### constraint.sdc
create_clock -name core_clock -period 25.6 [get_ports {clk}]
set_input_delay 5.1200 -clock core_clock [delete_from_list [all_inputs] [get_ports {clk}]]
set_output_delay 5.1200 -clock core_clock [all_outputs]
set_load 0.01 [all_outputs]
### run.sh
#!/bin/bash
# the make line also repeats each setting of config.mk as NAME=value (left out here)
make -C /OpenROAD-flow-scripts/flow DESIGN_CONFIG=/design/flow/config.mk WORK_HOME=/design/flow/orfs CLKGATE_MAP_FILE= finish
### design.v
`timescale 1ns / 1ps
module button_debounce (
    input clk,        
    input rst,        
    input button_in,  
    output reg button_out  
);
    parameter integer DEBOUNCE_TIME = 200; 
    reg [19:0] counter;
    reg button_state;
    always @(posedge clk or posedge rst) begin
        if (rst) begin
            counter <= 0;
            button_state <= 0;
            button_out <= 0;
        end else begin
            if (button_in != button_state) begin
                counter <= counter + 1;
                if (counter >= DEBOUNCE_TIME) begin
                    button_state <= button_in;
                    button_out <= button_in;
                    counter <= 0;
                end
            end else begin
                counter <= 0;
            end
        end
    end
endmodule
`timescale 1ns / 1ps
module operatorremainder(
    input [35:0] n,
    output reg is_multiple
);
	parameter DIVISOR = 20000;
	reg [35:0] temp;
	reg [35:0] quotient;
	reg [35:0] remainder;
	integer i;
	always @(*) begin
        temp = n;
        quotient = 0;
        remainder = 0;
        for (i = 35; i >= 0; i = i - 1) begin
            quotient = (quotient << 1) | (temp[i] ? 1'b1 : 1'b0);
            if (quotient >= DIVISOR) begin
                quotient = quotient - DIVISOR;
                remainder = (remainder << 1) | 1'b1;
            end else begin
                remainder = (remainder << 1);
            end
        end
        is_multiple = (quotient == 0);
    end
endmodule
`timescale 1ns / 1ps
module ClockTest(
	input clk,
	input rst,
	input btn,
	output reg [6:0] seg,  
	output reg [3:0] an,
	output reg buttons_pressed, 
	output reg buttons_released 
);
	wire is_divisible;  
   reg [7:0] counter;  
   reg [35:0] cnt;	 
   wire buttons_out;
	reg buttons_out_prev;
   wire [6:0] segments [15:0];  
	reg [3:0] ones;  
   reg [3:0] tens;  
	reg [3:0] s_ones;  
	reg [3:0] s_tens;  
   reg [6:0] refresh_counter;  
   reg refresh_flag;	 
   reg [7:0] clk_display;  
      assign segments[0] = 7'b1000000;   
      assign segments[1] = 7'b1111001;   
      assign segments[2] = 7'b0100100;   
      assign segments[3] = 7'b0110000;   
      assign segments[4] = 7'b0011001;   
      assign segments[5] = 7'b0010010;   
      assign segments[6] = 7'b0000010;   
      assign segments[7] = 7'b1111000;   
      assign segments[8] = 7'b0000000;   
      assign segments[9] = 7'b0010000;   
      assign segments[10] = 7'b0001000;  
      assign segments[11] = 7'b0000011;  
      assign segments[12] = 7'b1000110;  
      assign segments[13] = 7'b0100001;  
      assign segments[14] = 7'b0000110;  
      assign segments[15] = 7'b0001110;  
   button_debounce debounce (
		.clk(clk),
		.rst(rst),
		.button_in(btn),
		.button_out(buttons_out)
   );
   operatorremainder remainder (
        .n(cnt),
        .is_multiple(is_divisible)
    );
   always @ (posedge clk or posedge rst) begin
      if (rst) begin  
         cnt <= 0;
         counter <= 0;
			ones <= 0;
			tens <= 0;
			s_ones <= 0;
			s_tens <= 0;
			clk_display <= 0;
			buttons_out_prev <= 0;
			buttons_pressed <= 0;
			buttons_released <= 0;
      end else begin
			if(cnt == 1_200_000 -1) begin 
				cnt <= 0;
				ones <= 0;
				tens <= 0;
				s_ones <= 0;
				s_tens <= 0;
				clk_display <= 0;
			end else begin
			if (is_divisible) begin 
				if(clk_display == 60) begin
					s_ones <= 0;
					s_tens <= 0;
				end else begin
					clk_display <= clk_display+1;
					if(s_ones == 9) begin
						s_ones <= 0;
						s_tens <= s_tens + 1;
					end else begin
						s_ones <= s_ones + 1;
					end
				end
			end
			buttons_out_prev <= buttons_out;
			buttons_pressed <= (buttons_out & ~buttons_out_prev);	  
			buttons_released <= (~buttons_out & buttons_out_prev);  
			if (buttons_pressed) begin
				if (ones == 9) begin
					ones <= 0;
					if (tens == 9) begin
						tens <= 0;
					end else begin
						tens <= tens + 1;
					end
				end else begin
				ones <= ones + 1;
				end
			end
			cnt <= cnt + 1;
         end   
      end
   end
	always @(posedge clk or posedge rst) begin
		if (rst) begin
			refresh_counter <= 0;
			refresh_flag <= 0;
		end else begin
		refresh_counter <= refresh_counter + 1;
		if (refresh_counter == 250) begin   
			refresh_counter <= 0;
			refresh_flag <= ~refresh_flag;
		end
		end
	end
	always @(posedge clk or posedge rst) begin
		if (rst) begin
			seg <= 7'b1111111;
			an <= 4'b1111;
		end else
		case (refresh_counter[6:5])
			2'b00: begin
				seg <= segments[ones];
				an <= 4'b1110; 
			end
			2'b01: begin
				seg <= segments[tens];
				an <= 4'b1101; 
			end
				2'b10: begin
				seg <= segments[s_ones];
				an <= 4'b1011; 
			end
				2'b11: begin
				seg <= segments[s_tens];
				an <= 4'b0111; 
			end
		endcase
end
endmodule
### config.mk
export PLATFORM = sky130hd
export DESIGN_NAME = ClockTest
export DESIGN_NICKNAME = ClockTest
export VERILOG_FILES = /design/flow/design.v
export SDC_FILE = /design/flow/constraint.sdc
export NUM_CORES = 4
export LEC_CHECK = 0
export ABC_AREA = 1
export CAP_MARGIN = 15
export CORE_MARGIN = 2
export CORE_UTILIZATION = 72
export CTS_CLUSTER_DIAMETER = 374
export CTS_CLUSTER_SIZE = 100
export HOLD_SLACK_MARGIN = 0.28
export PLACE_DENSITY = 0.4
export SETUP_SLACK_MARGIN = 2.28
export SLEW_MARGIN = 20
==> results of run 1 <==
-- routing by layer --
metal	up-vias	track usage (%)
met1	18280	50.38
met3	817	4.788
met4	2	12.73
li1	18670	-
met2	2845	64.92
met5	-	0
-- metrics by stage --
step	hold WS [ns]	setup TNS (ns)	area (sq um)	utilization [%]
global route	0.4896	0	40190	84.35
detailed placement	0.4654	-15.08	35160	73.79
global placement	0.4468	-6.154	35160	73.79
finish	0.4702	0	40190	84.35
CTS	0.4769	0	36520	76.66
floorplan	0.4224	0	34780	-
-- repair_timing --
| item | 4_1_cts | 5_1_grt |
|---|---|---|
| cloned | 9 | 20 |
| resized | 53 | 369 |
| setup endpoints to repair | 16 | 16 |
| pin swaps | 40 | 190 |
| setup buffers | 81 | 221 |
-- cell type report --
| type | instances | area share [%] |
|---|---|---|
| multi-input combinational | 4675 | 73.50 |
| clock inverter | 7 | 0.1992 |
| tap | 615 | 1.915 |
| clock buffer | 9 | 0.5604 |
| timing repair buffer | 410 | 9.299 |
| sequential | 102 | 6.410 |
| inverter | 813 | 8.119 |
==> flow_summary_export.csv, run 1 <==
group,metric,value,unit
floorplan,die-width,223.6,um
worst_setup_path,critPathLaunch,"cnt[34]",
power_and_ir_drop,clock_power,148,uW
place,placedCellCount,6284,
cells_and_area,syn_to_final_growth,15.71,%
place,dp_hpwl,78660,um
worst_setup_path,worstSetupEndpoint,"clk_display[1]",
worst_setup_path,reg2regPathDepth,179,
clock_tree,path_clk_slew,0.08,ns
detailed_routing,first_pass_iters,9,
grt,grt_max_degree,57,
floorplan,dieArea,50010,sq um
job,max_cap_viol_count,0,
grt,grt_pass1_vias,33880,
detailed_routing,routedWlPerCell,17.65,um
clock_tree,tritoncts,"built",
power_and_ir_drop,p_seq_share,48.2,%
logic_synthesis,synth_cell_types,88,
worst_setup_path,r2r-start,"cnt[34]",
place,numPortBuffers,15,
detailed_routing,ant_nets,0,
logic_synthesis,syn_avg_cell_area,6.136,sq um
sta,period_needed,23.83,ns
power_and_ir_drop,internal_power,257.4,uW
power_and_ir_drop,power_leader,"sequential cells",
sta,min_period_over_period,93.10,%
cells_and_area,n_fill_cell,3049,
detailed_routing,wl_met3,12180,um
sta,final.setup_skew,0.01591,ns
power_and_ir_drop,power_sequential,177,uW
detailed_routing,viasPerCell,6.124,
worst_setup_path,crit_buf_inv,37,
floorplan,die_y,223.6,um
clock_tree,numCtsBuffers,9,
power_and_ir_drop,p_switching,109.4,uW
hold_path,hold_end,"refresh_counter[0]",
grt,antenna_found_initial,2,
logic_synthesis,async_flop_share,100.0,%
cells_and_area,seq_area,2576,sq um
clock_tree,cts_buffer_depth,2,
logic_synthesis,yosys.area.top_type_share,16.88,%
logic_synthesis,ys_ff,102,
clock_tree,clkLatencyLatePin,0.38,ns
floorplan,coreArea,47650,sq um
detailed_routing,dr.max_layer_used,"met5",
logic_synthesis,yosys-stat-area,34730,sq um
detailed_routing,met1_length,43660,um
power_and_ir_drop,p_leak,23.85,nW
cells_and_area,instances_no_fill,6631,
logic_synthesis,yosys_warnings,3,
logic_synthesis,mux_share,0,%
power_and_ir_drop,p_comb,41.7,uW
worst_setup_path,cpPeakStageDelay,0.50,ns
logic_synthesis,ys_sh_adder,1.297,%
worst_setup_path,crit_cells,179,
worst_setup_path,crit_fanout,11,
logic_synthesis,synthTopCellsByArea,"nand2_1 (17%), nand2_4 (11%), nand2_2 (8.0%), nand3_1 (7.9%), inv_1 (6.6%)",
logic_synthesis,netlist_top_cells_count,"nand2_1 (1562), inv_1 (610), nand3_1 (545)",
logic_synthesis,ys_sh_aoi,3.916,%
sta,worst_pin_slew,1.061,ns
detailed_routing,first_iter_violations,5142,
power_and_ir_drop,p_sw_share,29.83,%
detailed_routing,num_antenna_cells,0,
grt,grt_usage,38.31,%
logic_synthesis,ys.flop_type,"dfrtp_1",
clock_tree,h-tree-depth,3,
clock_tree,cts_sinks,102,
clock_tree,root_buffer,"clkbuf_16",
sta,setup-violations-final,0,
worst_setup_path,rrSetupSlack,1.77,ns
logic_synthesis,ys_cells,5661,
place,gp_congestion,1.042,
logic_synthesis,xor_share,2.622,%
logic_synthesis,yosysMostFrequentCell,"nand2_1",
detailed_routing,dr_wl_met2,53210,um
status,status,"complete, no violations",
detailed_routing,drc,0,
job,tool_warnings,37,
floorplan,fp_util,72.90,%
sta,rsz0062_at_grt,"false",
logic_synthesis,logic_family,"simple AND/OR/NAND/NOR gates",
worst_setup_path,cp_top_family,"simple AND/OR/NAND/NOR gates",
clock_tree,ctsHoldBuffers,0,
grt,overflow,0,
worst_setup_path,crit_type,"reg -> reg",
detailed_routing,route.vias.total,40610,
place,preCtsSetupSlack,-0.9959,ns
worst_setup_path,worst_r2r_endpoint,"clk_display[1]",
detailed_routing,wl,117000,um
logic_synthesis,syn_area,34730,sq um
sta,hold_viol,0,
grt,grt_pass1_wl,163000,um
power_and_ir_drop,power,366.9,uW
worst_setup_path,cpMostUsedCell,"nand2_4",
sta,setup_ws,1.766,ns
floorplan,rows,80,
hold_path,min_path_cells,1,
worst_setup_path,start_kind,"flip-flop",
worst_setup_path,required,25.91,ns
worst_setup_path,end_kind,"flip-flop",
floorplan,io_pins,16,
worst_setup_path,cp.arrival,24.15,ns
logic_synthesis,synth_area_leader_cell,"nand2_1",
hold_path,min-delay-start,"refresh_counter[0]",
power_and_ir_drop,peakVddDrop,41.75,uV
sta,drv_slew,0,
power_and_ir_drop,pwr-share-comb,11.4,%
cells_and_area,comb_area,29540,sq um
logic_synthesis,yosysSeqAreaShare,7.388,%
logic_synthesis,yosys.area_share.simple,71.80,%
cells_and_area,final_nets,6050,
hold_path,hp-class,"reg -> reg",
power_and_ir_drop,powerDensity,9.129,nW/um^2
worst_setup_path,critPathSlowestCell,"nor2_1",
logic_synthesis,synth_cells,5661,
sta,timing.fmax,0.04196,GHz
sta,slew-limit-headroom,28.98,%
power_and_ir_drop,pwr-share-clk,40.5,%
logic_synthesis,synth-edff-count,0,
==> inputs of run 2 (changes only) <==
- CAP_MARGIN: 15 -> 20
- CELL_PAD_IN_SITES_DETAIL_PLACEMENT: default -> 0
- CELL_PAD_IN_SITES_GLOBAL_PLACEMENT: default -> 0
- CORE_ASPECT_RATIO: default -> 0.89
- CTS_CLUSTER_DIAMETER: 374 -> 75
- CTS_CLUSTER_SIZE: 100 -> 24
- GPL_ROUTABILITY_DRIVEN: default -> 1
- HOLD_SLACK_MARGIN: 0.28 -> default
- PLACE_DENSITY: 0.4 -> default
- PLACE_DENSITY_LB_ADDON: default -> 0.27
- SETUP_SLACK_MARGIN: 2.28 -> 2.42
- clock period: 25.6 -> 26.4 ns (I/O delays scaled with it)
==> flow_summary_export.csv, run 2 <==
group,metric,value,unit
clock_tree,h-tree-depth,3,
logic_synthesis,ys_sh_adder,1.297,%
status,status,"complete, no violations",
job,tool_warnings,35,
worst_setup_path,end_kind,"flip-flop",
logic_synthesis,xor_share,2.622,%
floorplan,dieArea,50020,sq um
logic_synthesis,yosys_warnings,3,
worst_setup_path,required,26.66,ns
power_and_ir_drop,powerDensity,9.013,nW/um^2
worst_setup_path,cp_top_family,"simple AND/OR/NAND/NOR gates",
power_and_ir_drop,p_switching,102.5,uW
grt,met2_usage,60.67,%
power_and_ir_drop,internal_power,248.2,uW
logic_synthesis,synth_area_leader_cell,"nand2_1",
logic_synthesis,ys.flop_type,"dfrtp_1",
power_and_ir_drop,power_sequential,171,uW
detailed_routing,num_antenna_cells,0,
logic_synthesis,ys_ff,102,
logic_synthesis,syn_avg_cell_area,6.136,sq um
detailed_routing,first_iter_violations,4826,
detailed_routing,ant_nets,0,
hold_path,hp-class,"reg -> reg",
power_and_ir_drop,p_leak,23.33,nW
sta,setup_ws,2.596,ns
cells_and_area,fin_util,82.12,%
sta,timing.fmax,0.04201,GHz
grt,met1_usage,54.03,%
grt,grt_usage,38.08,%
logic_synthesis,yosysSeqAreaShare,7.388,%
logic_synthesis,yosys-stat-area,34730,sq um
power_and_ir_drop,clock_power,138,uW
logic_synthesis,logic_family,"simple AND/OR/NAND/NOR gates",
logic_synthesis,ys_sh_aoi,3.916,%
cells_and_area,syn_to_final_growth,12.04,%
grt,grtUsageMet3,5.397,%
clock_tree,tritoncts,"built",
grt,top_usage_layer,"met2",
power_and_ir_drop,pwr-share-comb,11.8,%
grt,grt_pass1_wl,160700,um
logic_synthesis,ys_cells,5661,
worst_setup_path,critPathLaunch,"cnt[30]",
worst_setup_path,cpPeakStageDelay,0.45,ns
detailed_routing,routedWlPerCell,17.14,um
worst_setup_path,crit_buf_inv,34,
clock_tree,numCtsBuffers,9,
worst_setup_path,worstSetupEndpoint,"clk_display[3]",
logic_synthesis,synthTopCellsByArea,"nand2_1 (17%), nand2_4 (11%), nand2_2 (8.0%), nand3_1 (7.9%), inv_1 (6.6%)",
power_and_ir_drop,peakVddDrop,35.69,uV
place,preCtsSetupSlack,-0.2837,ns
sta,setup-violations-final,0,
clock_tree,ctsHoldBuffers,0,
cells_and_area,n_fill_cell,3233,
sta,worst_pin_slew,1.008,ns
floorplan,coreArea,47390,sq um
worst_setup_path,crit_fanout,15,
logic_synthesis,synth_cells,5661,
place,numPortBuffers,15,
sta,setup_tns,0,ns
worst_setup_path,start_kind,"flip-flop",
hold_path,min_path_cells,1,
detailed_routing,route.vias.total,39730,
worst_setup_path,critPathSlowestCell,"dfrtp_2",
sta,slew-limit-headroom,32.19,%
power_and_ir_drop,p_sw_share,29.23,%
clock_tree,path_clk_slew,0.08,ns
sta,hold_viol,0,
logic_synthesis,mux_share,0,%
clock_tree,cts_buffer_depth,2,
power_and_ir_drop,power,350.7,uW
clock_tree,clkLatencyLatePin,0.37,ns
sta,period_needed,23.80,ns
logic_synthesis,syn_area,34730,sq um
cells_and_area,final_nets,5990,
sta,rsz0062_at_grt,"false",
job,max_cap_viol_count,0,
place,dp_hpwl,80090,um
hold_path,hold_end,"refresh_counter[0]",
hold_path,min-delay-start,"refresh_counter[0]",
worst_setup_path,cpMostUsedCell,"nand2_1",
sta,final.setup_skew,0.01775,ns
sta,min_period_over_period,90.17,%
sta,drv_slew,0,
power_and_ir_drop,power_leader,"sequential cells",
floorplan,fp_util,73.30,%
logic_synthesis,yosysMostFrequentCell,"nand2_1",
detailed_routing,viasPerCell,6.045,
clock_tree,cts_sinks,102,
worst_setup_path,crit_cells,182,
power_and_ir_drop,p_comb,41.3,uW
floorplan,die-width,236.8,um
logic_synthesis,synth-edff-count,0,
grt,grt_max_degree,57,
cells_and_area,instances_no_fill,6572,
floorplan,die_y,211.2,um
worst_setup_path,worst_r2r_endpoint,"clk_display[3]",
logic_synthesis,async_flop_share,100.0,%
clock_tree,root_buffer,"clkbuf_16",
worst_setup_path,r2r-start,"cnt[30]",
worst_setup_path,crit_type,"reg -> reg",
place,placedCellCount,6271,
logic_synthesis,synth_cell_types,88,
grt,overflow,0,
floorplan,rows,75,
detailed_routing,first_pass_iters,7,
power_and_ir_drop,pwr-share-clk,39.4,%
place,gp_congestion,1.027,
grt,grt_pass1_vias,32880,
grt,antenna_found_initial,0,
worst_setup_path,cp.arrival,24.06,ns
logic_synthesis,netlist_top_cells_count,"nand2_1 (1562), inv_1 (610), nand3_1 (545)",
detailed_routing,drc,0,
logic_synthesis,yosys.area.top_type_share,16.88,%
detailed_routing,wl,112600,um
logic_synthesis,yosys.area_share.simple,71.80,%
worst_setup_path,reg2regPathDepth,182,
floorplan,io_pins,16,
power_and_ir_drop,p_seq_share,48.8,%
worst_setup_path,rrSetupSlack,2.60,ns
==> run 2: final cells by class <==
class                   instances  area, sq um  area share (%)
clock buffers                   9        225.2          0.5787
clock inverters                 7        66.31          0.1704
inverters                     813         3242           8.330
multi-input cells            4682        29110           74.81
flip-flops and latches        102         2577           6.623
well taps                     616        770.7           1.980
repair buffers                343         2922           7.507
==> run 2: through the flow <==
step | hold WS [ns] | cell area, sq um
after floorplan | 0.4224 | 34780
after global placement | 0.4434 | 35010
after detailed placement | 0.4562 | 35010
after CTS | 0.4678 | 35990
after global routing | 0.4808 | 38920
final | 0.4628 | 38920
==> run 2: per-layer routing <==
layer | part of all wire [%] | up-vias
li1 | - | 18540
met1 | 40 | 18000
met2 | 44 | 2642
met3 | 11 | 549
met4 | 4.3 | 0
met5 | 0 | -
==> run 2: timing repair <==
item                       4_1_cts  5_1_grt
gates resized                   26      270
setup endpoints to repair       16       16
gates cloned                     8       22
buffers inserted                55      200
pin swaps                       20      122
==> inputs of run 3 (changes only) <==
- CELL_PAD_IN_SITES_DETAIL_PLACEMENT: 0 -> default
- CELL_PAD_IN_SITES_GLOBAL_PLACEMENT: 0 -> default
- CORE_ASPECT_RATIO: 0.89 -> default
- CTS_CLUSTER_DIAMETER: 75 -> default
- CTS_CLUSTER_SIZE: 24 -> 95
- GPL_ROUTABILITY_DRIVEN: 1 -> default
- PLACE_DENSITY: default -> 0.4
- PLACE_DENSITY_LB_ADDON: 0.27 -> default
- SETUP_SLACK_MARGIN: 2.42 -> 5.0
- clock period: 26.4 -> 25.6 ns (I/O delays scaled with it)
==> flow_summary_export.csv, run 3 <==
group,metric,value,unit
logic_synthesis,logic_family,"simple AND/OR/NAND/NOR gates",
logic_synthesis,ys_sh_aoi,3.916,%
clock_tree,ctsHoldBuffers,0,
logic_synthesis,yosys.area_share.simple,71.80,%
floorplan,dieArea,50010,sq um
status,first-error,"[ERROR GRT-0232] Routing congestion too high. Check the congestion heatmap in the GUI.",
logic_synthesis,synth_cell_types,88,
floorplan,coreArea,47650,sq um
logic_synthesis,synthTopCellsByArea,"nand2_1 (17%), nand2_4 (11%), nand2_2 (8.0%), nand3_1 (7.9%), inv_1 (6.6%)",
logic_synthesis,xor_share,2.622,%
grt,overflow,5402,
logic_synthesis,netlist_top_cells_count,"nand2_1 (1562), inv_1 (610), nand3_1 (545)",
floorplan,fp_util,72.90,%
clock_tree,cts_sinks,102,
clock_tree,cts_buffer_depth,2,
place,dp_hpwl,78660,um
logic_synthesis,mux_share,0,%
floorplan,die_y,223.6,um
floorplan,die-width,223.6,um
logic_synthesis,ys_sh_adder,1.297,%
logic_synthesis,yosys_warnings,3,
logic_synthesis,syn_area,34730,sq um
clock_tree,root_buffer,"clkbuf_16",
logic_synthesis,ys_ff,102,
logic_synthesis,yosysSeqAreaShare,7.388,%
logic_synthesis,ys.flop_type,"dfrtp_1",
status,status,"aborted with a tool error",
logic_synthesis,yosys-stat-area,34730,sq um
logic_synthesis,synth_cells,5661,
floorplan,rows,80,
logic_synthesis,yosysMostFrequentCell,"nand2_1",
place,placed_area,35160,sq um
logic_synthesis,synth-edff-count,0,
clock_tree,h-tree-depth,3,
place,placedCellCount,6284,
logic_synthesis,synth_area_leader_cell,"nand2_1",
logic_synthesis,async_flop_share,100.0,%
logic_synthesis,ys_cells,5661,
clock_tree,numCtsBuffers,9,
place,numPortBuffers,15,
logic_synthesis,yosys.area.top_type_share,16.88,%
place,gp_congestion,1.042,
floorplan,io_pins,16,
grt,grt_usage,106.7,%
status,haltStage,"global routing (5_1_grt)",
logic_synthesis,syn_avg_cell_area,6.136,sq um
[run 3: through the flow]
step | setup WS, ns | TNS, ns
after CTS | 3.883 | 0
after detailed placement | -0.9959 | -15.08
after global placement | -0.4293 | -6.154
after floorplan | 5.656 | 0
[run 3: timing repair]
item,in CTS
buffers inserted,239
endpoints found under the setup margin,16
gates cloned,26
resized,335
pin swaps,155
[run 3: metal layers]
layer | global-route usage [%] | overflow
met2 | 142.2 | 4233
met3 | 81.82 | 95
met4 | 118.0 | 931
met1 | 93.32 | 130
met5 | 58.06 | 13
==> inputs of run 4 (changes only) <==
- ABC_AREA: 1 -> 0
- CORE_MARGIN: 2 -> 7
- CTS_CLUSTER_DIAMETER: default -> 218
- CTS_CLUSTER_SIZE: 95 -> 99
- PLACE_DENSITY: 0.4 -> 0.78
- SETUP_SLACK_MARGIN: 5.0 -> default
- clock period: 25.6 -> 50.0 ns (I/O delays scaled with it)
==> flow_summary_export.csv, run 4 <==
group,metric,value,unit
grt,overflow,0,
sta,slew-limit-headroom,16.93,%
place,placed_area,30070,sq um
hold_path,min-delay-start,"refresh_counter[3]",
floorplan,fp_util,73.42,%
detailed_routing,drc,0,
detailed_routing,num_antenna_cells,0,
clock_tree,root_buffer,"clkbuf_16",
floorplan,io_pins,16,
worst_setup_path,end_kind,"flip-flop",
power_and_ir_drop,p_switching,59.85,uW
detailed_routing,routedWlPerCell,21.36,um
hold_path,min_path_cells,1,
logic_synthesis,yosys_warnings,3,
clock_tree,numCtsBuffers,9,
logic_synthesis,netlist_top_cells_count,"nand2_1 (389), nor2_1 (348), xnor2_1 (309)",
worst_setup_path,crit_type,"reg -> reg",
clock_tree,cts_sinks,102,
worst_setup_path,cp_top_family,"AND-OR/OR-AND gates",
power_and_ir_drop,power_sequential,98.6,uW
logic_synthesis,yosysSeqAreaShare,8.522,%
sta,final.setup_skew,0.01288,ns
sta,period_needed,43.73,ns
cells_and_area,design_area,30360,sq um
floorplan,coreArea,41020,sq um
worst_setup_path,critPathLaunch,"cnt[28]",
sta,drv_slew,0,
grt,grt_usage,38.49,%
detailed_routing,route.vias.total,35580,
power_and_ir_drop,power_leader,"sequential cells",
detailed_routing,first_iter_violations,5641,
hold_path,hp-class,"reg -> reg",
clock_tree,tritoncts,"built",
worst_setup_path,crit_buf_inv,4,
power_and_ir_drop,pwr-share-comb,17.5,%
detailed_routing,dr_wl_met2,42890,um
power_and_ir_drop,internal_power,145.4,uW
logic_synthesis,async_flop_share,100.0,%
power_and_ir_drop,p_sw_share,29.15,%
logic_synthesis,mux_share,4.762,%
place,gp_congestion,1.058,
worst_setup_path,crit_fanout,26,
cells_and_area,instances_no_fill,4631,
sta,whs,0.4869,ns
clock_tree,ctsHoldBuffers,0,
worst_setup_path,crit_cells,118,
floorplan,dieArea,47740,sq um
detailed_routing,wl,98930,um
clock_tree,path_clk_slew,0.07,ns
place,placedCellCount,4616,
logic_synthesis,syn_area,30110,sq um
clock_tree,clkLatencyLatePin,0.36,ns
place,numPortBuffers,15,
worst_setup_path,required,50.28,ns
power_and_ir_drop,peakVddDrop,14.35,uV
sta,hold_viol,0,
worst_setup_path,worstSetupEndpoint,"clk_display[4]",
logic_synthesis,yosys.area.top_type_share,8.987,%
grt,antenna_found_initial,1,
logic_synthesis,ys_ff,102,
worst_setup_path,rrSetupSlack,6.27,ns
logic_synthesis,syn_avg_cell_area,7.054,sq um
sta,setup-violations-final,0,
logic_synthesis,synth_area_leader_cell,"xnor2_1",
detailed_routing,met1_length,41290,um
sta,worst_pin_slew,1.235,ns
worst_setup_path,critPathSlowestCell,"or4_1",
power_and_ir_drop,p_leak,11.94,nW
logic_synthesis,synthTopCellsByArea,"xnor2_1 (9.0%), dfrtp_1 (7.6%), nand2_1 (4.8%), nor2_1 (4.3%), a21oi_1 (3.8%)",
detailed_routing,ant_nets,0,
job,max_cap_viol_count,0,
job,tool_warnings,37,
clock_tree,h-tree-depth,3,
detailed_routing,dr.max_layer_used,"met5",
worst_setup_path,cpMostUsedCell,"xnor2_1",
clock_tree,cts_buffer_depth,2,
worst_setup_path,r2r-start,"cnt[28]",
cells_and_area,syn_to_final_growth,0.8185,%
logic_synthesis,synth-edff-count,0,
logic_synthesis,yosysMostFrequentCell,"nand2_1",
grt,grt_pass1_wl,158000,um
logic_synthesis,yosys-stat-area,30110,sq um
logic_synthesis,ys_cells,4269,
detailed_routing,viasPerCell,7.683,
logic_synthesis,synth_cell_types,147,
cells_and_area,final_nets,4134,
power_and_ir_drop,powerDensity,6.762,nW/um^2
floorplan,die_y,218.5,um
cells_and_area,n_fill_cell,3431,
worst_setup_path,cpPeakStageDelay,0.85,ns
status,status,"complete, no violations",
sta,rsz0062_at_grt,"false",
cells_and_area,comb_area,26060,sq um
detailed_routing,wl_met3,11110,um
hold_path,hold_end,"refresh_counter[3]",
sta,timing.fmax,0.02287,GHz
grt,grt_pass1_vias,30630,
power_and_ir_drop,clock_power,70.8,uW
logic_synthesis,ys_sh_adder,1.529,%
worst_setup_path,cp.arrival,44.00,ns
clock_tree,cts_resized,0,
place,dp_hpwl,76570,um
sta,min_period_over_period,87.45,%
power_and_ir_drop,p_seq_share,48.0,%
logic_synthesis,ys_sh_aoi,34.79,%
logic_synthesis,xor_share,12.67,%
floorplan,rows,74,
sta,setup_tns,0,ns
power_and_ir_drop,pwr-share-clk,34.5,%
power_and_ir_drop,p_comb,35.9,uW
detailed_routing,first_pass_iters,9,
worst_setup_path,start_kind,"flip-flop",
power_and_ir_drop,power,205.3,uW
logic_synthesis,ys.flop_type,"dfrtp_1",
cells_and_area,seq_area,2566,sq um
clock_tree,post_cts_buffers,0,
logic_synthesis,yosys.area_share.simple,32.53,%
logic_synthesis,synth_cells,4269,
floorplan,die-width,218.5,um
logic_synthesis,logic_family,"AND-OR/OR-AND gates",
worst_setup_path,reg2regPathDepth,118,
grt,grt_max_degree,61,
worst_setup_path,worst_r2r_endpoint,"clk_display[4]",
## run 4: final cells by class
cell class	count	area share [%]
tap	532	2.193
inverter	108	1.344
clock inverter	4	0.1813
timing repair buffer	45	1.236
multi-input combinational	3829	85.83
clock buffer	11	0.7666
sequential	102	8.453
## run 4: layer usage
| metal | vias up | global-route usage (%) |
|---|---|---|
| met5 | - | 0 |
| met4 | 2 | 12.77 |
| met3 | 357 | 5.945 |
| met2 | 2503 | 60.13 |
| met1 | 16480 | 53.93 |
| li1 | 16240 | - |
## run 4: per-stage QoR
step / worst slack (ns) / utilization [%]
after floorplan: 14.47 / -
after global placement: 8.846 / 73.31
after detailed placement: 7.733 / 73.31
after CTS: 7.591 / 74.01
after global routing: 3.522 / 74.02
final: 6.273 / 74.02
==> inputs of run 5 (changes only) <==
- ABC_AREA: 0 -> 1
- CELL_PAD_IN_SITES_DETAIL_PLACEMENT: default -> 0
- CELL_PAD_IN_SITES_GLOBAL_PLACEMENT: default -> 0
- CORE_ASPECT_RATIO: default -> 0.91
- CORE_MARGIN: 7 -> 2
- CTS_CLUSTER_DIAMETER: 218 -> 208
- CTS_CLUSTER_SIZE: 99 -> 80
- GPL_ROUTABILITY_DRIVEN: default -> 0
- MAX_ROUTING_LAYER: default -> met4
- PLACE_DENSITY: 0.78 -> default
- PLACE_DENSITY_LB_ADDON: default -> 0.01
- SETUP_SLACK_MARGIN: default -> 4.63
- clock period: 50.0 -> 25.6 ns (I/O delays scaled with it)
==> flow_summary_export.csv, run 5 <==
group,metric,value,unit
logic_synthesis,yosysMostFrequentCell,"nand2_1",
logic_synthesis,ys_ff,102,
logic_synthesis,mux_share,0,%
logic_synthesis,ys.flop_type,"dfrtp_1",
clock_tree,ctsHoldBuffers,0,
clock_tree,cts_buffer_depth,2,
floorplan,dieArea,50020,sq um
clock_tree,cts_sinks,102,
clock_tree,root_buffer,"clkbuf_16",
logic_synthesis,syn_area,34730,sq um
clock_tree,h-tree-depth,3,
floorplan,die-width,234.2,um
floorplan,coreArea,47450,sq um
logic_synthesis,yosys.area_share.simple,71.80,%
logic_synthesis,xor_share,2.622,%
logic_synthesis,synthTopCellsByArea,"nand2_1 (17%), nand2_4 (11%), nand2_2 (8.0%), nand3_1 (7.9%), inv_1 (6.6%)",
floorplan,rows,76,
logic_synthesis,yosys-stat-area,34730,sq um
floorplan,io_pins,16,
status,first-error,"[ERROR DPL-0038] Utilization greater than 100%, impossible to legalize",
place,placed_area,34950,sq um
logic_synthesis,yosys_warnings,3,
place,dp_hpwl,78130,um
logic_synthesis,synth_cell_types,88,
clock_tree,numCtsBuffers,9,
logic_synthesis,ys_cells,5661,
floorplan,die_y,213.5,um
logic_synthesis,yosysSeqAreaShare,7.388,%
floorplan,fp_util,73.20,%
place,numPortBuffers,15,
logic_synthesis,ys_sh_adder,1.297,%
logic_synthesis,ys_sh_aoi,3.916,%
logic_synthesis,async_flop_share,100.0,%
status,status,"aborted with a tool error",
status,haltStage,"global routing (5_1_grt)",
logic_synthesis,syn_avg_cell_area,6.136,sq um
logic_synthesis,synth_cells,5661,
logic_synthesis,logic_family,"simple AND/OR/NAND/NOR gates",
logic_synthesis,synth-edff-count,0,
logic_synthesis,netlist_top_cells_count,"nand2_1 (1562), inv_1 (610), nand3_1 (545)",
logic_synthesis,synth_area_leader_cell,"nand2_1",
logic_synthesis,yosys.area.top_type_share,16.88,%
==> run 5: what timing repair did <==
action                                  CTS
cloned                                   38
gates resized                           496
hold endpoints to repair                  0
setup buffers                           364
pin swaps                               277
endpoints found under the setup margin   16
==> run 5: through the flow <==
stage / cells / setup WS [ns] / setup TNS (ns) / total power, mW
after global placement: 6267 / -0.5225 / -7.634 / 0.2203
after floorplan: 5672 / 5.656 / 0 / 0.2060
after detailed placement: 6267 / -1.285 / -19.78 / 0.2204
after CTS: 6685 / 4.237 / 0 / 0.3637
==> inputs of run 6 (changes only) <==
- ABC_AREA: 1 -> default
- CELL_PAD_IN_SITES_DETAIL_PLACEMENT: 0 -> default
- CELL_PAD_IN_SITES_GLOBAL_PLACEMENT: 0 -> default
- CORE_ASPECT_RATIO: 0.91 -> default
- CTS_CLUSTER_DIAMETER: 208 -> default
- CTS_CLUSTER_SIZE: 80 -> default
- GPL_ROUTABILITY_DRIVEN: 0 -> default
- MAX_ROUTING_LAYER: met4 -> default
- PLACE_DENSITY_LB_ADDON: 0.01 -> default
- SETUP_SLACK_MARGIN: 4.63 -> default
- clock period: 25.6 -> 17.2 ns (I/O delays scaled with it)
==> flow_summary_export.csv, run 6 <==
group,metric,value,unit
logic_synthesis,ys_cells,4269,
logic_synthesis,netlist_top_cells_count,"nand2_1 (389), nor2_1 (348), xnor2_1 (309)",
logic_synthesis,yosys-stat-area,30110,sq um
floorplan,io_pins,16,
floorplan,fp_util,73.42,%
logic_synthesis,mux_share,4.762,%
status,haltStage,"detailed placement (3_5_place_dp)",
logic_synthesis,ys_ff,102,
status,status,"aborted with a tool error",
logic_synthesis,yosys_warnings,3,
logic_synthesis,synth_area_leader_cell,"xnor2_1",
logic_synthesis,synth-edff-count,0,
logic_synthesis,ys_sh_aoi,34.79,%
logic_synthesis,async_flop_share,100.0,%
logic_synthesis,yosysMostFrequentCell,"nand2_1",
logic_synthesis,yosys.area_share.simple,32.53,%
logic_synthesis,synth_cell_types,147,
floorplan,rows,74,
logic_synthesis,yosys.area.top_type_share,8.987,%
floorplan,die_y,208.5,um
logic_synthesis,yosysSeqAreaShare,8.522,%
logic_synthesis,synthTopCellsByArea,"xnor2_1 (9.0%), dfrtp_1 (7.6%), nand2_1 (4.8%), nor2_1 (4.3%), a21oi_1 (3.8%)",
logic_synthesis,syn_avg_cell_area,7.054,sq um
place,numPortBuffers,15,
logic_synthesis,xor_share,12.67,%
logic_synthesis,ys.flop_type,"dfrtp_1",
floorplan,dieArea,43470,sq um
logic_synthesis,ys_sh_adder,1.529,%
logic_synthesis,syn_area,30110,sq um
status,first-error,"[ERROR DPL-0038] Utilization greater than 100%, impossible to legalize",
floorplan,die-width,208.5,um
logic_synthesis,logic_family,"AND-OR/OR-AND gates",
floorplan,coreArea,41020,sq um
logic_synthesis,synth_cells,4269,
place,gp_congestion,1.154,
[run 6: metrics by stage]
step	setup WS [ns]	total power, mW
after global placement	-12.15	0.3878
after floorplan	-14.12	0.3636
==> inputs of run 7 (changes only) <==
- ABC_AREA: default -> 1
- CELL_PAD_IN_SITES_DETAIL_PLACEMENT: default -> 0
- CELL_PAD_IN_SITES_GLOBAL_PLACEMENT: default -> 0
- CORE_ASPECT_RATIO: default -> 0.89
- CTS_CLUSTER_DIAMETER: default -> 75
- CTS_CLUSTER_SIZE: default -> 24
- GPL_ROUTABILITY_DRIVEN: default -> 1
- HOLD_SLACK_MARGIN: default -> 0.29
- PLACE_DENSITY_LB_ADDON: default -> 0.27
- SETUP_SLACK_MARGIN: default -> 3.72
- clock period: 17.2 -> 25.6 ns (I/O delays scaled with it)
==> flow_summary_export.csv, run 7 <==
group,metric,value,unit
status,status,"aborted with a tool error",
status,haltStage,"global routing (5_1_grt)",
status,first-error,"[ERROR GRT-0232] Routing congestion too high. Check the congestion heatmap in the GUI.",
floorplan,rows,75,
logic_synthesis,yosys.area.top_type_share,16.88,%
floorplan,fp_util,73.30,%
clock_tree,numCtsBuffers,9,
logic_synthesis,ys_ff,102,
place,placed_area,34990,sq um
place,gp_congestion,1.094,
logic_synthesis,synth-edff-count,0,
logic_synthesis,netlist_top_cells_count,"nand2_1 (1562), inv_1 (610), nand3_1 (545)",
clock_tree,h-tree-depth,3,
grt,grt_usage,119.0,%
floorplan,io_pins,16,
grt,overflow,8981,
logic_synthesis,ys_cells,5661,
logic_synthesis,syn_avg_cell_area,6.136,sq um
place,dp_hpwl,77890,um
floorplan,die_y,211.2,um
logic_synthesis,synthTopCellsByArea,"nand2_1 (17%), nand2_4 (11%), nand2_2 (8.0%), nand3_1 (7.9%), inv_1 (6.6%)",
logic_synthesis,yosys_warnings,3,
logic_synthesis,yosys.area_share.simple,71.80,%
logic_synthesis,synth_cell_types,88,
logic_synthesis,ys_sh_adder,1.297,%
logic_synthesis,mux_share,0,%
place,numPortBuffers,15,
logic_synthesis,ys_sh_aoi,3.916,%
logic_synthesis,async_flop_share,100.0,%
clock_tree,ctsHoldBuffers,0,
place,placedCellCount,6259,
logic_synthesis,synth_cells,5661,
floorplan,die-width,236.8,um
logic_synthesis,ys.flop_type,"dfrtp_1",
clock_tree,cts_buffer_depth,2,
logic_synthesis,syn_area,34730,sq um
logic_synthesis,synth_area_leader_cell,"nand2_1",
floorplan,dieArea,50020,sq um
logic_synthesis,logic_family,"simple AND/OR/NAND/NOR gates",
place,preCtsSetupSlack,-0.9569,ns
logic_synthesis,yosys-stat-area,34730,sq um
clock_tree,root_buffer,"clkbuf_16",
logic_synthesis,yosysSeqAreaShare,7.388,%
floorplan,coreArea,47390,sq um
logic_synthesis,yosysMostFrequentCell,"nand2_1",
clock_tree,cts_sinks,102,
logic_synthesis,xor_share,2.622,%
[run 7: layer usage]
layer | GRT usage, % | GRT overflow
met1 | 96.17 | 299
met2 | 170.3 | 6961
met3 | 91.01 | 318
met4 | 127.2 | 1348
met5 | 74.19 | 55
[run 7: per-stage QoR]
stage / power [mW] / hold slack [ns]
3_5_place_dp: 0.2214 / 0.4651
4_1_cts: 0.3581 / 0.4750
2_1_floorplan: 0.2060 / 0.4224
3_3_place_gp: 0.2203 / 0.4410
[run 7: what timing repair did]
item                                    CTS
pin swaps                               107
buffers inserted                        169
endpoints found under the setup margin   16
gates resized                           222
gates cloned                             26
==> inputs of run 8 (changes only) <==
- ABC_AREA: 1 -> default
- CELL_PAD_IN_SITES_DETAIL_PLACEMENT: 0 -> default
- CELL_PAD_IN_SITES_GLOBAL_PLACEMENT: 0 -> default
- CORE_ASPECT_RATIO: 0.89 -> default
- CORE_MARGIN: 2 -> 10
- CORE_UTILIZATION: 72 -> 34
- CTS_CLUSTER_DIAMETER: 75 -> default
- CTS_CLUSTER_SIZE: 24 -> default
- GPL_ROUTABILITY_DRIVEN: 1 -> default
- HOLD_SLACK_MARGIN: 0.29 -> default
- PLACE_DENSITY_LB_ADDON: 0.27 -> 0.23
- SETUP_SLACK_MARGIN: 3.72 -> 2.49
- clock period: 25.6 -> 56.8 ns (I/O delays scaled with it)
==> flow_summary_export.csv, run 8 <==
group,metric,value,unit
logic_synthesis,ys_cells,4269,
power_and_ir_drop,internal_power,125.2,uW
worst_setup_path,crit_type,"reg -> reg",
power_and_ir_drop,power_sequential,86.9,uW
grt,overflow,0,
worst_setup_path,end_kind,"flip-flop",
detailed_routing,viasPerCell,6.472,
worst_setup_path,required,57.09,ns
power_and_ir_drop,pwr-share-comb,17.0,%
clock_tree,root_buffer,"clkbuf_16",
power_and_ir_drop,pwr-share-clk,35.7,%
sta,hold_viol,0,
power_and_ir_drop,clock_power,65.7,uW
logic_synthesis,async_flop_share,100.0,%
clock_tree,path_clk_slew,0.08,ns
grt,grt_max_degree,67,
logic_synthesis,syn_avg_cell_area,7.054,sq um
worst_setup_path,cpMostUsedCell,"xnor2_1",
power_and_ir_drop,power_leader,"sequential cells",
clock_tree,h-tree-depth,3,
worst_setup_path,critPathSlowestCell,"nor3_2",
logic_synthesis,synth-edff-count,0,
logic_synthesis,syn_area,30110,sq um
sta,period_needed,43.96,ns
detailed_routing,first_pass_iters,8,
sta,drv_slew,0,
job,tool_warnings,35,
cells_and_area,syn_to_final_growth,3.694,%
clock_tree,cts_buffer_depth,2,
clock_tree,cts_resized,0,
sta,final.setup_skew,0.01524,ns
power_and_ir_drop,p_comb,31.3,uW
logic_synthesis,yosys-stat-area,30110,sq um
clock_tree,numCtsBuffers,9,
floorplan,fp_util,34.18,%
logic_synthesis,yosysSeqAreaShare,8.522,%
logic_synthesis,synth_cells,4269,
power_and_ir_drop,power,184.0,uW
logic_synthesis,synth_cell_types,147,
status,status,"complete, no violations",
grt,grt_pass1_wl,174500,um
sta,setup_ws,12.84,ns
job,max_cap_viol_count,0,
power_and_ir_drop,p_sw_share,31.95,%
place,dp_hpwl,85530,um
logic_synthesis,mux_share,4.762,%
power_and_ir_drop,peakVddDrop,14.69,uV
logic_synthesis,synth_area_leader_cell,"xnor2_1",
floorplan,dieArea,100900,sq um
logic_synthesis,yosys_warnings,3,
place,preCtsSetupSlack,13.74,ns
sta,setup-violations-final,0,
worst_setup_path,crit_fanout,26,
detailed_routing,wl,108800,um
floorplan,io_pins,16,
logic_synthesis,synthTopCellsByArea,"xnor2_1 (9.0%), dfrtp_1 (7.6%), nand2_1 (4.8%), nor2_1 (4.3%), a21oi_1 (3.8%)",
sta,timing.fmax,0.02275,GHz
logic_synthesis,xor_share,12.67,%
worst_setup_path,cpPeakStageDelay,0.87,ns
worst_setup_path,start_kind,"flip-flop",
worst_setup_path,cp_top_family,"simple AND/OR/NAND/NOR gates",
grt,grt_usage,19.99,%
sta,setup_tns,0,ns
logic_synthesis,yosys.area_share.simple,32.53,%
power_and_ir_drop,p_leak,12.00,nW
floorplan,rows,109,
sta,min_period_over_period,77.39,%
detailed_routing,ant_nets,0,
worst_setup_path,rrSetupSlack,12.84,ns
logic_synthesis,ys_ff,102,
logic_synthesis,ys_sh_aoi,34.79,%
logic_synthesis,ys_sh_adder,1.529,%
clock_tree,ctsHoldBuffers,0,
logic_synthesis,ys.flop_type,"dfrtp_1",
clock_tree,cts_sinks,102,
worst_setup_path,crit_buf_inv,4,
logic_synthesis,logic_family,"AND-OR/OR-AND gates",
sta,rsz0062_at_grt,"false",
place,gp_congestion,0.9411,
hold_path,min-delay-start,"refresh_counter[4]",
worst_setup_path,cp.arrival,44.24,ns
detailed_routing,first_iter_violations,3896,
power_and_ir_drop,p_seq_share,47.2,%
hold_path,hp-class,"reg -> reg",
hold_path,min_path_cells,1,
detailed_routing,num_antenna_cells,0,
hold_path,hold_end,"refresh_counter[4]",
cells_and_area,final_nets,4142,
floorplan,die_y,317.6,um
sta,slew-limit-headroom,20.76,%
worst_setup_path,crit_cells,113,
sta,worst_pin_slew,1.180,ns
logic_synthesis,yosysMostFrequentCell,"nand2_1",
grt,antenna_found_initial,0,
logic_synthesis,yosys.area.top_type_share,8.987,%
detailed_routing,route.vias.total,34130,
detailed_routing,drc,0,
logic_synthesis,netlist_top_cells_count,"nand2_1 (389), nor2_1 (348), xnor2_1 (309)",
clock_tree,clkLatencyLatePin,0.37,ns
floorplan,coreArea,88100,sq um
clock_tree,post_cts_buffers,0,
power_and_ir_drop,p_switching,58.79,uW
clock_tree,tritoncts,"built",
worst_setup_path,r2r-start,"cnt[28]",
floorplan,die-width,317.6,um
worst_setup_path,worst_r2r_endpoint,"clk_display[6]",
detailed_routing,routedWlPerCell,20.64,um
worst_setup_path,worstSetupEndpoint,"clk_display[6]",
place,numPortBuffers,15,
sta,whs,0.4744,ns
power_and_ir_drop,powerDensity,5.893,nW/um^2
grt,grt_pass1_vias,30840,
worst_setup_path,critPathLaunch,"cnt[28]",
worst_setup_path,reg2regPathDepth,113,
run 8: layout make-up:
| cell class | count | area [sq um] |
|---|---|---|
| inverter | 108 | 407.9 |
| multi-input combinational | 3829 | 26060 |
| timing repair buffer | 53 | 432.9 |
| fill | 9517 | 56880 |
| clock inverter | 7 | 72.57 |
| sequential | 102 | 2566 |
| tap | 1165 | 1458 |
| clock buffer | 9 | 225.2 |
run 8: stage by stage:
step                instances  util [%]  cell area, sq um
floorplan                4280         -             30150
global placement         5256     35.09             30910
detailed placement       5256     35.10             30920
CTS                      5272     35.43             31220
global route             5273     35.44             31220
finish                   5273     35.44             31220
run 8: routing by layer:
metal	up-vias	global-route usage [%]	wire length (um)
li1	16260	-	-
met1	16350	28.71	51150
met2	1355	32.02	48990
met3	157	1.679	6555
met4	0	4.238	2129
met5	-	0	0
==> inputs of run 9 (changes only) <==
- ABC_AREA: default -> 1
- CELL_PAD_IN_SITES_DETAIL_PLACEMENT: default -> 0
- CELL_PAD_IN_SITES_GLOBAL_PLACEMENT: default -> 0
- CORE_ASPECT_RATIO: default -> 0.89
- CORE_MARGIN: 10 -> 2
- CORE_UTILIZATION: 34 -> 72
- CTS_CLUSTER_DIAMETER: default -> 75
- CTS_CLUSTER_SIZE: default -> 24
- GPL_ROUTABILITY_DRIVEN: default -> 1
- MAX_ROUTING_LAYER: default -> met4
- PLACE_DENSITY_LB_ADDON: 0.23 -> 0.27
- SETUP_SLACK_MARGIN: 2.49 -> 3.3
- clock period: 56.8 -> 25.7 ns (I/O delays scaled with it)
==> flow_summary_export.csv, run 9 <==
group,metric,value,unit
clock_tree,root_buffer,"clkbuf_16",
logic_synthesis,synth-edff-count,0,
grt,overflow,5116,
logic_synthesis,synth_area_leader_cell,"nand2_1",
logic_synthesis,yosysSeqAreaShare,7.388,%
clock_tree,cts_buffer_depth,2,
floorplan,die-width,236.8,um
clock_tree,numCtsBuffers,9,
floorplan,rows,75,
status,haltStage,"global routing (5_1_grt)",
logic_synthesis,ys_sh_aoi,3.916,%
place,gp_congestion,1.113,
floorplan,dieArea,50020,sq um
floorplan,coreArea,47390,sq um
status,first-error,"[ERROR GRT-0232] Routing congestion too high. Check the congestion heatmap in the GUI.",
logic_synthesis,syn_avg_cell_area,6.136,sq um
floorplan,io_pins,16,
logic_synthesis,yosys.area.top_type_share,16.88,%
logic_synthesis,synth_cells,5661,
logic_synthesis,synth_cell_types,88,
logic_synthesis,logic_family,"simple AND/OR/NAND/NOR gates",
place,placedCellCount,6291,
place,placed_area,35190,sq um
logic_synthesis,yosys_warnings,3,
logic_synthesis,syn_area,34730,sq um
logic_synthesis,ys.flop_type,"dfrtp_1",
floorplan,fp_util,73.30,%
clock_tree,ctsHoldBuffers,0,
place,dp_hpwl,77320,um
logic_synthesis,ys_sh_adder,1.297,%
grt,grt_usage,107.7,%
place,numPortBuffers,15,
clock_tree,cts_sinks,102,
logic_synthesis,xor_share,2.622,%
logic_synthesis,netlist_top_cells_count,"nand2_1 (1562), inv_1 (610), nand3_1 (545)",
logic_synthesis,yosys-stat-area,34730,sq um
logic_synthesis,yosysMostFrequentCell,"nand2_1",
logic_synthesis,ys_ff,102,
logic_synthesis,yosys.area_share.simple,71.80,%
clock_tree,h-tree-depth,3,
status,status,"aborted with a tool error",
logic_synthesis,mux_share,0,%
floorplan,die_y,211.2,um
logic_synthesis,ys_cells,5661,
logic_synthesis,async_flop_share,100.0,%
logic_synthesis,synthTopCellsByArea,"nand2_1 (17%), nand2_4 (11%), nand2_2 (8.0%), nand3_1 (7.9%), inv_1 (6.6%)",
==> run 9: metrics by stage <==
| step | hold WS, ns | util (%) | setup TNS (ns) | worst slack (ns) |
|---|---|---|---|---|
| 2_1_floorplan | 0.4224 | - | 0 | 5.756 |
| 3_3_place_gp | 0.4414 | 74.26 | 0 | 0.1890 |
| 3_5_place_dp | 0.4466 | 74.26 | -6.959 | -0.4934 |
| 4_1_cts | 0.4588 | 78.63 | 0 | 3.329 |
==> run 9: layer usage <==
metal / overflow / GRT usage (%)
met4: 762 / 113.7
met3: 125 / 84.36
met5: - / -
met2: 4054 / 140.5
met1: 175 / 93.71
==> run 9: what timing repair did <==
item                       in CTS
gates resized                 122
gates cloned                   19
pin swaps                      63
setup endpoints to repair      16
buffers inserted              111
==> inputs of run 10 (changes only) <==
- ABC_AREA: 1 -> default
- CAP_MARGIN: 20 -> 25
- CORE_ASPECT_RATIO: 0.89 -> default
- CORE_MARGIN: 2 -> 10
- CORE_UTILIZATION: 72 -> 64
- CTS_CLUSTER_DIAMETER: 75 -> 236
- GPL_ROUTABILITY_DRIVEN: 1 -> 0
- GPL_TIMING_DRIVEN: default -> 0
- HOLD_SLACK_MARGIN: default -> 0.19
- MAX_ROUTING_LAYER: met4 -> default
- PLACE_DENSITY_LB_ADDON: 0.27 -> 0.11
- SETUP_SLACK_MARGIN: 3.3 -> default
- TNS_END_PERCENT: default -> 75
- clock period: 25.7 -> 55.3 ns (I/O delays scaled with it)
==> flow_summary_export.csv, run 10 <==
group,metric,value,unit
status,status,"complete, no violations",
worst_setup_path,cpMostUsedCell,"buf_2",
sta,min_period_over_period,83.35,%
clock_tree,path_clk_slew,0.08,ns
sta,timing.fmax,0.02170,GHz
detailed_routing,wl,100500,um
power_and_ir_drop,p_comb,40.3,uW
floorplan,fp_util,64.68,%
place,numPortBuffers,15,
logic_synthesis,syn_avg_cell_area,7.054,sq um
logic_synthesis,synth_cell_types,147,
grt,grt_max_degree,72,
hold_path,min-delay-start,"refresh_counter[4]",
clock_tree,tritoncts,"built",
worst_setup_path,crit_type,"reg -> reg",
worst_setup_path,crit_cells,154,
floorplan,rows,79,
place,placed_area,31110,sq um
worst_setup_path,start_kind,"flip-flop",
power_and_ir_drop,p_sw_share,30.66,%
logic_synthesis,yosysMostFrequentCell,"nand2_1",
sta,worst_pin_slew,1.138,ns
logic_synthesis,ys_sh_adder,1.529,%
floorplan,die-width,236.9,um
cells_and_area,comb_area,26040,sq um
worst_setup_path,critPathSlowestCell,"a2111oi_1",
detailed_routing,first_pass_iters,7,
worst_setup_path,cpPeakStageDelay,0.81,ns
cells_and_area,n_fill_cell,4215,
logic_synthesis,mux_share,4.762,%
worst_setup_path,reg2regPathDepth,154,
power_and_ir_drop,clock_power,64.7,uW
logic_synthesis,async_flop_share,100.0,%
worst_setup_path,cp.arrival,46.34,ns
clock_tree,h-tree-depth,3,
cells_and_area,final_nets,4350,
power_and_ir_drop,pwr-share-clk,34.4,%
power_and_ir_drop,p_switching,57.76,uW
logic_synthesis,yosys_warnings,3,
logic_synthesis,netlist_top_cells_count,"nand2_1 (389), nor2_1 (348), xnor2_1 (309)",
clock_tree,cts_buffer_depth,2,
sta,period_needed,46.09,ns
cells_and_area,syn_to_final_growth,4.388,%
power_and_ir_drop,p_leak,12.40,nW
logic_synthesis,synthTopCellsByArea,"xnor2_1 (9.0%), dfrtp_1 (7.6%), nand2_1 (4.8%), nor2_1 (4.3%), a21oi_1 (3.8%)",
logic_synthesis,ys_sh_aoi,34.79,%
logic_synthesis,ys.flop_type,"dfrtp_1",
clock_tree,cts_sinks,102,
job,max_cap_viol_count,0,
power_and_ir_drop,power_sequential,83.3,uW
logic_synthesis,yosys.area_share.simple,32.53,%
clock_tree,numCtsBuffers,9,
logic_synthesis,ys_cells,4269,
power_and_ir_drop,powerDensity,5.993,nW/um^2
sta,setup_tns,0,ns
worst_setup_path,worst_r2r_endpoint,"s_ones[3]",
clock_tree,clkLatencyLatePin,0.36,ns
grt,overflow,0,
cells_and_area,seq_area,2566,sq um
sta,setup-violations-final,0,
sta,hold_viol,0,
detailed_routing,ant_nets,0,
power_and_ir_drop,peakVddDrop,19.87,uV
power_and_ir_drop,p_seq_share,44.2,%
grt,antenna_found_initial,0,
logic_synthesis,logic_family,"AND-OR/OR-AND gates",
logic_synthesis,synth_cells,4269,
logic_synthesis,synth_area_leader_cell,"xnor2_1",
logic_synthesis,yosysSeqAreaShare,8.522,%
hold_path,hp-class,"reg -> reg",
sta,slew-limit-headroom,22.20,%
job,tool_warnings,35,
logic_synthesis,synth-edff-count,0,
clock_tree,root_buffer,"clkbuf_16",
power_and_ir_drop,internal_power,130.6,uW
worst_setup_path,rrSetupSlack,9.21,ns
detailed_routing,viasPerCell,7.300,
cells_and_area,design_area,31430,sq um
worst_setup_path,crit_fanout,10,
clock_tree,ctsHoldBuffers,0,
detailed_routing,routedWlPerCell,20.42,um
worst_setup_path,r2r-start,"cnt[26]",
power_and_ir_drop,pwr-share-comb,21.4,%
detailed_routing,route.vias.total,35940,
floorplan,dieArea,56130,sq um
grt,grt_pass1_vias,31890,
logic_synthesis,xor_share,12.67,%
floorplan,coreArea,46560,sq um
detailed_routing,num_antenna_cells,0,
sta,rsz0062_at_grt,"false",
clock_tree,cts_resized,0,
logic_synthesis,syn_area,30110,sq um
grt,grt_usage,33.09,%
worst_setup_path,cp_top_family,"AND-OR/OR-AND gates",
power_and_ir_drop,power_leader,"sequential cells",
detailed_routing,first_iter_violations,5095,
worst_setup_path,crit_buf_inv,36,
worst_setup_path,end_kind,"flip-flop",
place,dp_hpwl,79100,um
sta,final.setup_skew,0.01777,ns
hold_path,min_path_cells,1,
worst_setup_path,worstSetupEndpoint,"s_ones[3]",
worst_setup_path,required,55.54,ns
detailed_routing,drc,0,
floorplan,io_pins,16,
floorplan,die_y,236.9,um
sta,drv_slew,0,
grt,grt_pass1_wl,163100,um
clock_tree,post_cts_buffers,0,
worst_setup_path,critPathLaunch,"cnt[26]",
logic_synthesis,yosys.area.top_type_share,8.987,%
logic_synthesis,yosys-stat-area,30110,sq um
hold_path,hold_end,"refresh_counter[4]",
logic_synthesis,ys_ff,102,
==> run 10: routing by layer <==
layer | global-route usage, % | vias to the layer above | share of wire [%]
met2 | 53.49 | 2177 | 45
met1 | 44.69 | 16780 | 42
met3 | 3.925 | 300 | 9.4
met4 | 11.12 | 0 | 3.3
li1 | - | 16680 | -
met5 | 0 | - | 0
==> run 10: cell type report <==
cell class                 instances  area share, %
multi-input combinational       3829          82.84
inverter                         108          1.306
timing repair buffer              20         0.6289
sequential                       102          8.164
clock buffer                      10         0.7603
clock inverter                     6         0.2030
tap                              607          2.416
buffer                           241          3.682
==> run 10: per-stage QoR <==
stage	total power, mW	util [%]	instances	setup WS (ns)	hold WS, ns
detailed placement	0.1243	66.83	4905	10.80	0.4689
finish	0.1884	67.52	4923	9.206	0.4796
global placement	0.1234	66.72	4902	11.14	0.4522
CTS	0.1884	67.48	4921	10.67	0.4833
global route	0.1960	67.52	4923	6.571	0.5141
floorplan	0.1131	-	4280	19.77	0.4386
==> inputs of run 11 (changes only) <==
- CAP_MARGIN: 25 -> 20
- CELL_PAD_IN_SITES_DETAIL_PLACEMENT: 0 -> default
- CELL_PAD_IN_SITES_GLOBAL_PLACEMENT: 0 -> default
- CORE_MARGIN: 10 -> 2
- CORE_UTILIZATION: 64 -> 40
- CTS_CLUSTER_DIAMETER: 236 -> default
- CTS_CLUSTER_SIZE: 24 -> default
- GPL_ROUTABILITY_DRIVEN: 0 -> default
- GPL_TIMING_DRIVEN: 0 -> default
- HOLD_SLACK_MARGIN: 0.19 -> default
- PLACE_DENSITY_LB_ADDON: 0.11 -> default
- TNS_END_PERCENT: 75 -> default
- clock period: 55.3 -> 36.2 ns (I/O delays scaled with it)
==> flow_summary_export.csv, run 11 <==
group,metric,value,unit
status,status,"complete, no violations",
logic_synthesis,async_flop_share,100.0,%
logic_synthesis,synth_cell_types,147,
worst_setup_path,critPathSlowestCell,"or4_4",
grt,grt_max_degree,77,
floorplan,io_pins,16,
clock_tree,h-tree-depth,3,
power_and_ir_drop,clock_power,98.5,uW
clock_tree,path_clk_slew,0.08,ns
hold_path,min_path_cells,1,
clock_tree,numCtsBuffers,9,
place,placed_area,32040,sq um
detailed_routing,num_antenna_cells,0,
sta,timing.fmax,0.02899,GHz
detailed_routing,drc,0,
power_and_ir_drop,p_comb,48.4,uW
floorplan,die_y,278.4,um
worst_setup_path,required,36.48,ns
place,numPortBuffers,15,
power_and_ir_drop,peakVddDrop,22.44,uV
power_and_ir_drop,power,283.5,uW
worst_setup_path,rrSetupSlack,1.71,ns
floorplan,rows,100,
floorplan,fp_util,40.45,%
place,dp_hpwl,87020,um
cells_and_area,fin_util,44.67,%
power_and_ir_drop,internal_power,195.2,uW
logic_synthesis,yosys.area_share.simple,32.53,%
detailed_routing,first_iter_violations,4002,
power_and_ir_drop,p_switching,88.34,uW
worst_setup_path,reg2regPathDepth,129,
cells_and_area,n_fill_cell,7604,
worst_setup_path,crit_cells,129,
detailed_routing,route.vias.total,35070,
detailed_routing,routedWlPerCell,20.78,um
sta,period_needed,34.49,ns
sta,min_period_over_period,95.28,%
sta,drv_slew,0,
hold_path,hold_end,"refresh_counter[4]",
worst_setup_path,worstSetupEndpoint,"clk_display[5]",
worst_setup_path,cp.arrival,34.77,ns
power_and_ir_drop,pwr-share-clk,34.8,%
sta,hold_viol,0,
logic_synthesis,netlist_top_cells_count,"nand2_1 (389), nor2_1 (348), xnor2_1 (309)",
logic_synthesis,yosysMostFrequentCell,"nand2_1",
logic_synthesis,ys_cells,4269,
worst_setup_path,end_kind,"flip-flop",
sta,setup_tns,0,ns
detailed_routing,wl,109900,um
grt,overflow,0,
power_and_ir_drop,p_sw_share,31.15,%
worst_setup_path,cpMostUsedCell,"buf_4",
logic_synthesis,xor_share,12.67,%
worst_setup_path,crit_type,"reg -> reg",
power_and_ir_drop,power_sequential,137,uW
sta,slew-limit-headroom,20.14,%
job,tool_warnings,35,
power_and_ir_drop,pwr-share-comb,17.1,%
sta,final.setup_skew,0.01205,ns
clock_tree,clkLatencyLatePin,0.36,ns
worst_setup_path,crit_buf_inv,11,
job,max_cap_viol_count,0,
cells_and_area,syn_to_final_growth,10.43,%
logic_synthesis,synthTopCellsByArea,"xnor2_1 (9.0%), dfrtp_1 (7.6%), nand2_1 (4.8%), nor2_1 (4.3%), a21oi_1 (3.8%)",
cells_and_area,final_nets,4353,
grt,antenna_found_initial,0,
clock_tree,cts_sinks,102,
logic_synthesis,logic_family,"AND-OR/OR-AND gates",
logic_synthesis,ys_sh_aoi,34.79,%
worst_setup_path,cpPeakStageDelay,0.66,ns
logic_synthesis,syn_avg_cell_area,7.054,sq um
grt,grt_pass1_vias,31570,
place,gp_congestion,0.9896,
clock_tree,cts_buffer_depth,2,
worst_setup_path,start_kind,"flip-flop",
hold_path,hp-class,"reg -> reg",
logic_synthesis,ys.flop_type,"dfrtp_1",
worst_setup_path,cp_top_family,"AND-OR/OR-AND gates",
logic_synthesis,yosysSeqAreaShare,8.522,%
grt,grt_pass1_wl,175300,um
worst_setup_path,crit_fanout,25,
logic_synthesis,yosys_warnings,3,
floorplan,coreArea,74450,sq um
power_and_ir_drop,power_leader,"sequential cells",
sta,setup-violations-final,0,
logic_synthesis,syn_area,30110,sq um
place,preCtsSetupSlack,-0.7186,ns
logic_synthesis,ys_ff,102,
detailed_routing,first_pass_iters,6,
power_and_ir_drop,powerDensity,8.526,nW/um^2
logic_synthesis,mux_share,4.762,%
logic_synthesis,yosys-stat-area,30110,sq um
sta,setup_ws,1.709,ns
grt,grt_usage,26.86,%
sta,worst_pin_slew,1.189,ns
floorplan,die-width,278.4,um
detailed_routing,ant_nets,0,
worst_setup_path,worst_r2r_endpoint,"clk_display[5]",
clock_tree,tritoncts,"built",
floorplan,dieArea,77490,sq um
worst_setup_path,r2r-start,"cnt[29]",
power_and_ir_drop,p_seq_share,48.2,%
hold_path,min-delay-start,"refresh_counter[4]",
detailed_routing,viasPerCell,6.633,
clock_tree,root_buffer,"clkbuf_16",
logic_synthesis,synth_cells,4269,
logic_synthesis,ys_sh_adder,1.529,%
power_and_ir_drop,p_leak,13.13,nW
logic_synthesis,synth-edff-count,0,
logic_synthesis,yosys.area.top_type_share,8.987,%
cells_and_area,design_area,33250,sq um
logic_synthesis,synth_area_leader_cell,"xnor2_1",
worst_setup_path,critPathLaunch,"cnt[29]",
-- run 11: per-stage QoR --
| step | cells | hold slack [ns] |
|---|---|---|
| 2_1_floorplan | 4280 | 0.4386 |
| 3_3_place_gp | 5243 | 0.4549 |
| 3_5_place_dp | 5243 | 0.4558 |
| 4_1_cts | 5262 | 0.4773 |
| 5_1_grt | 5288 | 0.4998 |
| 6_report | 5288 | 0.4734 |
-- run 11: timing repair --
action / in CTS / in global routing
setup endpoints to repair: 16 / 16
gates resized: 17 / 130
hold buffers: 0 / 0
pin swaps: 2 / 25
gates cloned: 0 / 1
buffers inserted: 3 / 25
endpoints found under the hold margin: 0 / 0
-- run 11: cell type report --
| class | instances | area [sq um] | area share [%] |
|---|---|---|---|
| clock inverters | 7 | 65.06 | 0.1957 |
| well taps | 969 | 1212 | 3.646 |
| clock buffers | 9 | 225.2 | 0.6773 |
| multi-input cells | 3830 | 26760 | 80.46 |
| inverters | 108 | 407.9 | 1.227 |
| repair buffers | 263 | 2019 | 6.073 |
| flip-flops and latches | 102 | 2567 | 7.721 |
-- run 11: routing by layer --
metal  global-route usage (%)  wire (um)  up-vias
met5                        0          0        -
met4                    6.209       2554        0
met3                    2.116       6858      201
met2                    43.61      50110     1480
met1                    38.41      50340    16720
li1                         -          -    16680
Power is estimated from default activity; no workload was simulated.
